// AudDSP
module AudDSP (
    input i_rst_n,
    input i_clk,
    input i_start,  
    input i_pause,  
    input [2:0] i_speed,
    input i_is_slow,
    input i_slow_mode,
    input i_daclrck,                
    input signed [15:0] i_sram_data,
    input [19:0] i_sram_stop_addr,  
    output signed [15:0] o_dac_data,
    output o_en,                    
    output o_is_pause,
    output [19:0] o_sram_addr
);
For scale: roughly 3900 cells after synthesis, roughly 84 flip-flops, ~84 I/O pins.
make LEC_CHECK=0 CAP_MARGIN=0 CORE_MARGIN=2 CORE_UTILIZATION=69 CTS_CLUSTER_DIAMETER=351 CTS_CLUSTER_SIZE=100 GPL_TIMING_DRIVEN=0 PLACE_DENSITY=0.62 SETUP_SLACK_MARGIN=-0.16 SLEW_MARGIN=20 TNS_END_PERCENT=15 finish   # period 129.0 ns
run.sh (not shown) runs the stock make flow with config.mk's settings and CLKGATE_MAP_FILE=.
The baseline went through all stages and came out clean.
Next try:
--- a/flow/config.mk
+++ b/flow/config.mk
@@ -8,0 +9 @@
+export CELL_PAD_IN_SITES_GLOBAL_PLACEMENT = 1
@@ -10 +11 @@
-export CORE_UTILIZATION = 69
+export CORE_UTILIZATION = 38
@@ -12 +13,2 @@
-export CTS_CLUSTER_SIZE = 100
+export CTS_CLUSTER_SIZE = 18
+export GPL_ROUTABILITY_DRIVEN = 0
@@ -14,2 +16 @@
-export PLACE_DENSITY = 0.62
-export SETUP_SLACK_MARGIN = -0.16
+export SETUP_SLACK_MARGIN = 0.15
@@ -17 +17,0 @@
-export TNS_END_PERCENT = 15
After rerunning: Worst hold slack degrades by 5.4 ps; non-clock buffer count went down by 1; first-iteration DRC count went down by 56%; clock-buffer cell count went down by 1; critical path depth went down by 8; via count went down by 11%; maximum frequency went down by 1.0%; utilization went down by 33 points; cell area went up by 1.7%; register-to-register slack degrades by 950 ps; final cell count went up by 9.5%.
Next try:
--- a/flow/config.mk
+++ b/flow/config.mk
@@ -8,2 +8 @@
-export CAP_MARGIN = 0
-export CELL_PAD_IN_SITES_GLOBAL_PLACEMENT = 1
+export CAP_MARGIN = 40
@@ -11 +10 @@
-export CORE_UTILIZATION = 38
+export CORE_UTILIZATION = 43
@@ -13,2 +12 @@
-export CTS_CLUSTER_SIZE = 18
-export GPL_ROUTABILITY_DRIVEN = 0
+export CTS_CLUSTER_SIZE = 98
@@ -16 +14,2 @@
-export SETUP_SLACK_MARGIN = 0.15
+export PLACE_DENSITY = 0.64
+export SETUP_SLACK_MARGIN = -0.16
Via count goes up by 1.3%.
Hold slack improved by 3.3 ps.
Next try:
==> flow/config.mk (replaced) <==
export PLATFORM = sky130hd
export DESIGN_NAME = AudDSP
export DESIGN_NICKNAME = AudDSP
export VERILOG_FILES = /design/flow/design.v
export SDC_FILE = /design/flow/constraint.sdc
export NUM_CORES = 4
export LEC_CHECK = 0
export CAP_MARGIN = 20
export CORE_MARGIN = 2
export CORE_UTILIZATION = 45
export SLEW_MARGIN = 20
==> flow/constraint.sdc (replaced) <==
create_clock -name core_clock -period 48.7 [get_ports {i_clk}]
set_input_delay 9.7400 -clock core_clock [delete_from_list [all_inputs] [get_ports {i_clk}]]
set_output_delay 9.7400 -clock core_clock [all_outputs]
set_load 0.01 [all_outputs]
What happened: With this change the flow finished but fails on setup timing; critical path depth is unchanged; cell count is higher by about 40%; via count rises by about 33%; worst setup slack loses 51000 ps; cell area grows by about 60%; non-clock buffer count went up by 1986; clock skew came out higher by 14 ps.

## exp/harbor
AudDSP again, from the RTL that the note above started with.
make LEC_CHECK=0 ABC_AREA=1 CAP_MARGIN=20 CORE_MARGIN=2 CORE_UTILIZATION=65 SLEW_MARGIN=20 TNS_END_PERCENT=30 finish   # period 50.6 ns
Having completed the whole flow, exp/harbor delivered a layout that passed the timing, design-rule and antenna checks.
Inputs modified between exp/harbor and exp/umber:
Settings: CORE_UTILIZATION: 65 -> 63; CTS_CLUSTER_DIAMETER: unset -> 372; TNS_END_PERCENT: 30 -> unset; CTS_CLUSTER_SIZE: unset -> 98; the clock period (ns, I/O delays scaled along): 50.6 -> 53.8.
- Worst setup slack is higher on exp/umber
- Both conditions hold for exp/umber: the flow ran to the end and the final layout passed the timing, design-rule and antenna checks.
- Looking at aggregate global-route resource usage across exp/harbor and exp/umber, the one that comes out higher is exp/harbor.
- Looking at die area across both flows, exp/umber is the weaker of the two, with exp/harbor ahead.
Modified inputs, exp/amber compared to exp/umber
Settings: clearing ABC_AREA, which used to be 1; swapping 63 for 40 in CORE_UTILIZATION; clearing CTS_CLUSTER_SIZE, which used to be 98; clearing CTS_CLUSTER_DIAMETER, which used to be 372; swapping 53.8 for 87.7 in the clock period (ns, I/O delays scaled along).
==> comparison <==
- Taking exp/umber as the reference, in exp/amber buffers inserted during post-CTS setup optimization went down, final worst setup slack rose by 3020 ps.
- From exp/umber to exp/amber the numbers moved as follows: multiplexer share of the synthesized area rose 3.5 points, fmax decreased by about 40% relative to the old numbers.
> inputs changed (exp/amber -> exp/nickel)
Settings: setting ABC_AREA to 1 for the first time; setting CTS_CLUSTER_DIAMETER to 397 for the first time; changing CORE_UTILIZATION from 40 to 53; setting CTS_CLUSTER_SIZE to 98 for the first time; changing the clock period (ns, I/O delays scaled along) from 87.7 to 53.8.
Results
- exp/nickel drops more vias than exp/amber.
- Register area delta (exp/nickel -> exp/amber): insignificant
- The overall fraction of global-route tracks in use of exp/nickel exceeds that of exp/amber by 7.2 points.
The inputs of exp/lagoon differ from those of exp/nickel as listed below.
Settings: ABC_AREA no longer set, was 1; CORE_UTILIZATION now 40, was 53; CTS_CLUSTER_DIAMETER no longer set, was 397; CTS_CLUSTER_SIZE no longer set, was 98; the clock period (ns, I/O delays scaled along) now 100.0, was 53.8.
Results
- Result for exp/nickel and exp/lagoon: all clean
- Diff exp/nickel..exp/lagoon | number of max-cap violations | unchanged
- Synthesized-area fraction occupied by and/or/nand/nor cells delta for exp/lagoon relative to exp/nickel: 19 points lower
- Changes observed in exp/lagoon relative to exp/nickel: number of antenna violations at the first check in global routing up 1; fmax has decreased.
- Post-detailed-placement cell area: exp/lagoon < exp/nickel
- Ratio of routed vias to standard cells of exp/lagoon exceeds that of exp/nickel by more than 10%.
- Going from exp/nickel to exp/lagoon, non-clock buffer count shrank by more than half.
- Between exp/nickel and exp/lagoon, the difference in final number of max-transition violations is negligible.
- Changes observed in exp/lagoon relative to exp/nickel: smallest setup slack after layout went up by 10430 ps, total cell area reported by yosys after synthesis lower.
- On final-layout worst hold slack, exp/nickel beats exp/lagoon.
